Setup of v36:
// mac
module mac(
input clk, 
input rstn, 
input vld_i, 
input [215:0] win, 
input [215:0] din,
output[ 20:0] acc_o, 
output        vld_o
);
Size in the first run: roughly 19000 cells after synthesis, ~2700 flip-flops.
clock: 6.0 ns
lec_check: 0
abc_area: 1
cap_margin: 35
cell_pad_in_sites_detail_placement: 2
cell_pad_in_sites_global_placement: 1
core_margin: 7
core_utilization: 40
gpl_timing_driven: 0
max_routing_layer: met4
setup_slack_margin: 0.53
slew_margin: 20
tns_end_percent: 25
run.sh (not shown) runs the stock make flow with config.mk's settings and CLKGATE_MAP_FILE=.
v36 completed end to end with timing, DRC and antenna clean.
Changes in v22 relative to v36:
Settings: CELL_PAD_IN_SITES_GLOBAL_PLACEMENT removed (was 1); GPL_ROUTABILITY_DRIVEN newly set to 0; CAP_MARGIN changed from 35 to 15; TNS_END_PERCENT removed (was 25); GPL_TIMING_DRIVEN removed (was 0); CORE_MARGIN changed from 7 to 2; CORE_UTILIZATION changed from 40 to 52; SETUP_SLACK_MARGIN changed from 0.53 to 0.41; ABC_AREA removed (was 1); the clock period (ns, I/O delays scaled along) changed from 6.0 to 3.99.
### Flow results
Compared with v36, v22 shows a area of the die that is about 30% lower.
Overall die width in v22 is 16% lower than in v36
Compared v22 vs v36, and share of the yosys chip area belonging to registers is up in v22.
Against v36, number of distinct library cells after synthesis in v22 rose by more than a quarter.
Taking v36 over v22, the synthesized cell count ratio works out to 1.2.
v22 | ERROR | 3_5_place_dp
> inputs changed (v22 -> v37)
Settings: changing CAP_MARGIN from 15 to 20; removing SETUP_SLACK_MARGIN (formerly 0.41); changing CORE_UTILIZATION from 52 to 68; removing MAX_ROUTING_LAYER (formerly met4); removing CELL_PAD_IN_SITES_DETAIL_PLACEMENT (formerly 2); removing GPL_ROUTABILITY_DRIVEN (formerly 0); changing the clock period (ns, I/O delays scaled along) from 3.99 to 6.0.
[summary]
Width of the die, v37 vs v22: down by more than 10%. Initial cell density of the core came out higher on v37 than on v22. On xor and xnor fraction of the mapped netlist area, v22 tracks v37 almost exactly. v37 has completed all stages; timing, DRC and antenna checks passed. As far as share of flip-flops with an asynchronous set or reset after synthesis goes, v37 and v22 are indistinguishable; the numbers are identical. Comparing v22 against v37, there is no change at all in number of enable flip-flop cells. Average footprint of a synthesized cell: v37 vs v22 identical. v22 -> v37: I/O pin count flat. When v37 is set beside v22, its die area turns out to be about 23% smaller. Of v37 and v22, v22 shows the higher area of the core, with v37 below it. From v22 to v37, tally of unique sky130hd cells used after synthesis did not move at all. v37 vs v22: number of rows in the core area down by more than 10%.
Setup changes, v37 to v6
Settings: setting SETUP_SLACK_MARGIN to 0.85 for the first time; setting PLACE_DENSITY_LB_ADDON to 0.2 for the first time; changing CORE_UTILIZATION from 68 to 72; setting CTS_CLUSTER_SIZE to 14 for the first time; changing the clock period (ns, I/O delays scaled along) from 6.0 to 5.09.
Results
Every run in v37 and v6 closed cleanly, with the single exception of v6.
Nothing crashed in v6 and all stages finished; the problem is that the final layout failed, the offending checks being setup timing.
In v6 the required time reported for the critical path endpoint turned out 0.94 ns lower than in v37.
Between v37 and v6, routed wire length on met2 increased.
v6 against v37: flip-flop and latch count neither gained nor lost much; clock-buffer cell count saw an increase; final-layout setup total negative slack went down 0.025 ns.
NOTE: share of the clock period used by the worst path after layout in v6 exceeds that of v37
Wire length after detailed routing on v6 is up relative to v37.
In the flow results for v37 and v6, the detail-routed net length per standard cell is smaller on v37.

* * *

Setup of v39:
Starting RTL as in the previous note.
Design mac, start of the top module:
module mac(
input clk, 
input rstn, 
input vld_i, 
input [215:0] win, 
input [215:0] din,
output[ 20:0] acc_o, 
output        vld_o
);
wire[15:0] y00;
wire[15:0] y01;
wire[15:0] y02;
wire[15:0] y03;
wire[15:0] y04;
wire[15:0] y05;
wire[15:0] y06;
wire[15:0] y07;
wire[15:0] y08;
wire[15:0] y09;
wire[15:0] y10;
wire[15:0] y11;
wire[15:0] y12;
wire[15:0] y13;
wire[15:0] y14;
wire[15:0] y15;
wire[15:0] y16;
wire[15:0] y17;
wire[15:0] y18;
wire[15:0] y19;
wire[15:0] y20;
wire[15:0] y21;
wire[15:0] y22;
wire[15:0] y23;
wire[15:0] y24;
wire[15:0] y25;
wire[15:0] y26;
reg vld_i_d0, vld_i_d1, vld_i_d2, vld_i_d3, vld_i_d4;
mul u_mul_00(.clk(clk), .w(win[  7:  0]),.x(din[  7:  0]),.y(y00));
mul u_mul_01(.clk(clk), .w(win[ 15:  8]),.x(din[ 15:  8]),.y(y01));
mul u_mul_02(.clk(clk), .w(win[ 23: 16]),.x(din[ 23: 16]),.y(y02));
mul u_mul_03(.clk(clk), .w(win[ 31: 24]),.x(din[ 31: 24]),.y(y03));
mul u_mul_04(.clk(clk), .w(win[ 39: 32]),.x(din[ 39: 32]),.y(y04));
mul u_mul_05(.clk(clk), .w(win[ 47: 40]),.x(din[ 47: 40]),.y(y05));
mul u_mul_06(.clk(clk), .w(win[ 55: 48]),.x(din[ 55: 48]),.y(y06));
  ...
==> flow/config.mk <==
export PLATFORM = sky130hd
export DESIGN_NAME = mac
export DESIGN_NICKNAME = mac
export VERILOG_FILES = /design/flow/design.v
export SDC_FILE = /design/flow/constraint.sdc
export NUM_CORES = 4
export LEC_CHECK = 0
export ABC_AREA = 1
export CAP_MARGIN = 25
export CELL_PAD_IN_SITES_DETAIL_PLACEMENT = 2
export CORE_MARGIN = 6
export CORE_UTILIZATION = 52
export GPL_ROUTABILITY_DRIVEN = 0
export GPL_TIMING_DRIVEN = 0
export HOLD_SLACK_MARGIN = 0.23
export MAX_ROUTING_LAYER = met5
export MIN_ROUTING_LAYER = met2
export PLACE_DENSITY_LB_ADDON = 0.23
export SETUP_SLACK_MARGIN = 0.41
export SLEW_MARGIN = 20
==> flow/constraint.sdc <==
create_clock -name core_clock -period 5.35 [get_ports {clk}]
set_input_delay 1.0700 -clock core_clock [delete_from_list [all_inputs] [get_ports {clk}]]
set_output_delay 1.0700 -clock core_clock [all_outputs]
set_load 0.01 [all_outputs]
Stage in which a tool error killed v39: detailed placement (3_5_place_dp).
Input-level comparison between v3 and v39:
- changing CORE_UTILIZATION from 52 to 66
- removing PLACE_DENSITY_LB_ADDON (formerly 0.23)
- removing GPL_ROUTABILITY_DRIVEN (formerly 0)
- removing CELL_PAD_IN_SITES_DETAIL_PLACEMENT (formerly 2)
- removing HOLD_SLACK_MARGIN (formerly 0.23)
- removing GPL_TIMING_DRIVEN (formerly 0)
- changing SETUP_SLACK_MARGIN from 0.41 to 0.85
- removing ABC_AREA (formerly 1)
- changing CORE_MARGIN from 6 to 2
- changing CAP_MARGIN from 25 to 20
- removing MIN_ROUTING_LAYER (formerly met2)
- removing MAX_ROUTING_LAYER (formerly met5)
- changing the clock period (ns, I/O delays scaled along) from 5.35 to 5.09
Findings:
- v3: full flow OK, the timing, design-rule and antenna checks passed
- Taking v39 as the reference, in v3 number of distinct library cells after synthesis picked up an extra 19; multiplexer area fraction after synthesis flat; instance count of the mapped netlist fell by 3796.
- Summary — area of the core, v3 relative to v39: lower, by 25%.
- Adder-cell share of the synthesized area: v3 vs v39 up 2.0 points
- v3 vs v39 — synthesized-area fraction occupied by and/or/nand/nor cells dropped 2.0 points.
- Compound-gate portion of the synthesized area up 0.79 points in v3 wrt v39
[inputs] v5 vs v3
- SETUP_SLACK_MARGIN: 0.85 -> unset
- CORE_UTILIZATION: 66 -> 40
- the clock period (ns, I/O delays scaled along): 5.09 -> 5.52
Results
Summary of v5 over v3: ratio of final minimum period to clock period now sits lower, critical path depth now smaller, number of nets in the finished design shrank by 1.3%, register-to-register slack shows an increase of 170 ps.
Of v5 and v3, it is v5 that has the higher worst setup slack.
The number of clock buffers in the layout number comes out higher for v5 vs v3.
Delta(met1 wire length, v5 - v3) > 0
The run with more routed wire is v3, not v5.
> inputs changed (v5 -> v55)
- swapping 20 for 10 in CAP_MARGIN
- putting CTS_CLUSTER_DIAMETER at 25 where nothing was set
- putting CTS_CLUSTER_SIZE at 43 where nothing was set
- putting SETUP_SLACK_MARGIN at 1.22 where nothing was set
- swapping 40 for 72 in CORE_UTILIZATION
- swapping 5.52 for 4.83 in the clock period (ns, I/O delays scaled along)
==> results <==
[flow] v55 | stages: complete | final checks: fail | reason: setup timing. Compared with v5, in v55 count of non-CTS buffers in the layout has increased, setup-violating endpoint count in the final report has increased, utilization after layout has increased. The critical path endpoint comes out u_mul_11.u_dsp.m_r[14]$_DFF_P_ in one run and u_mul_19.u_dsp.m_r[15]$_DFF_P_ in the other, namely in v5 and v55 respectively.
diff inputs: v55 => v11
- SETUP_SLACK_MARGIN: 1.22 -> 1.23
- CTS_CLUSTER_DIAMETER: 25 -> 28
- CAP_MARGIN: 10 -> 15
- CTS_CLUSTER_SIZE: 43 -> unset
- the clock period (ns, I/O delays scaled along): 4.83 -> 5.1
Findings:
FAIL for each of v55 and v11
Ran to the end and failed final checks on setup timing: v11.
Diff v55 -> v11: achievable frequency went up by 8.7%; worst hold slack +270 ps; antenna cell count fell 4.
Setup slack in v11 is larger than in v55.
The higher first-pass GRT wire length came out of v55.
Higher length of routed met3 wiring goes to v55 over v11.
Routed wire length came out lower on v11 than on v55.
The inputs of v21 differ from those of v11 as listed below.
- CAP_MARGIN changed from 15 to 20
- CORE_UTILIZATION changed from 72 to 40
- SETUP_SLACK_MARGIN removed (was 1.23)
- CTS_CLUSTER_DIAMETER removed (was 28)
- the clock period (ns, I/O delays scaled along) changed from 5.1 to 6.0
Notes after the runs:
Comparing v21 and v11, number of cells on the critical path is higher on v21. v21 vs. v11: number of buffers outside the clock class in the layout has decreased, number of placement rows has increased, half-perimeter wire length of the detailed placement result has decreased. In the flow results for v21 and v11, the wire length on met2 is smaller on v21. As of v21, detailed-route wire length had fallen by more than 10% compared to v11. v21: flow completed, timing, DRC and antenna clean. Looking at top routing layer in use, the met5 result is from v11; the met4 one comes from v21. Higher number of tap instances was reported by v21, not v11.
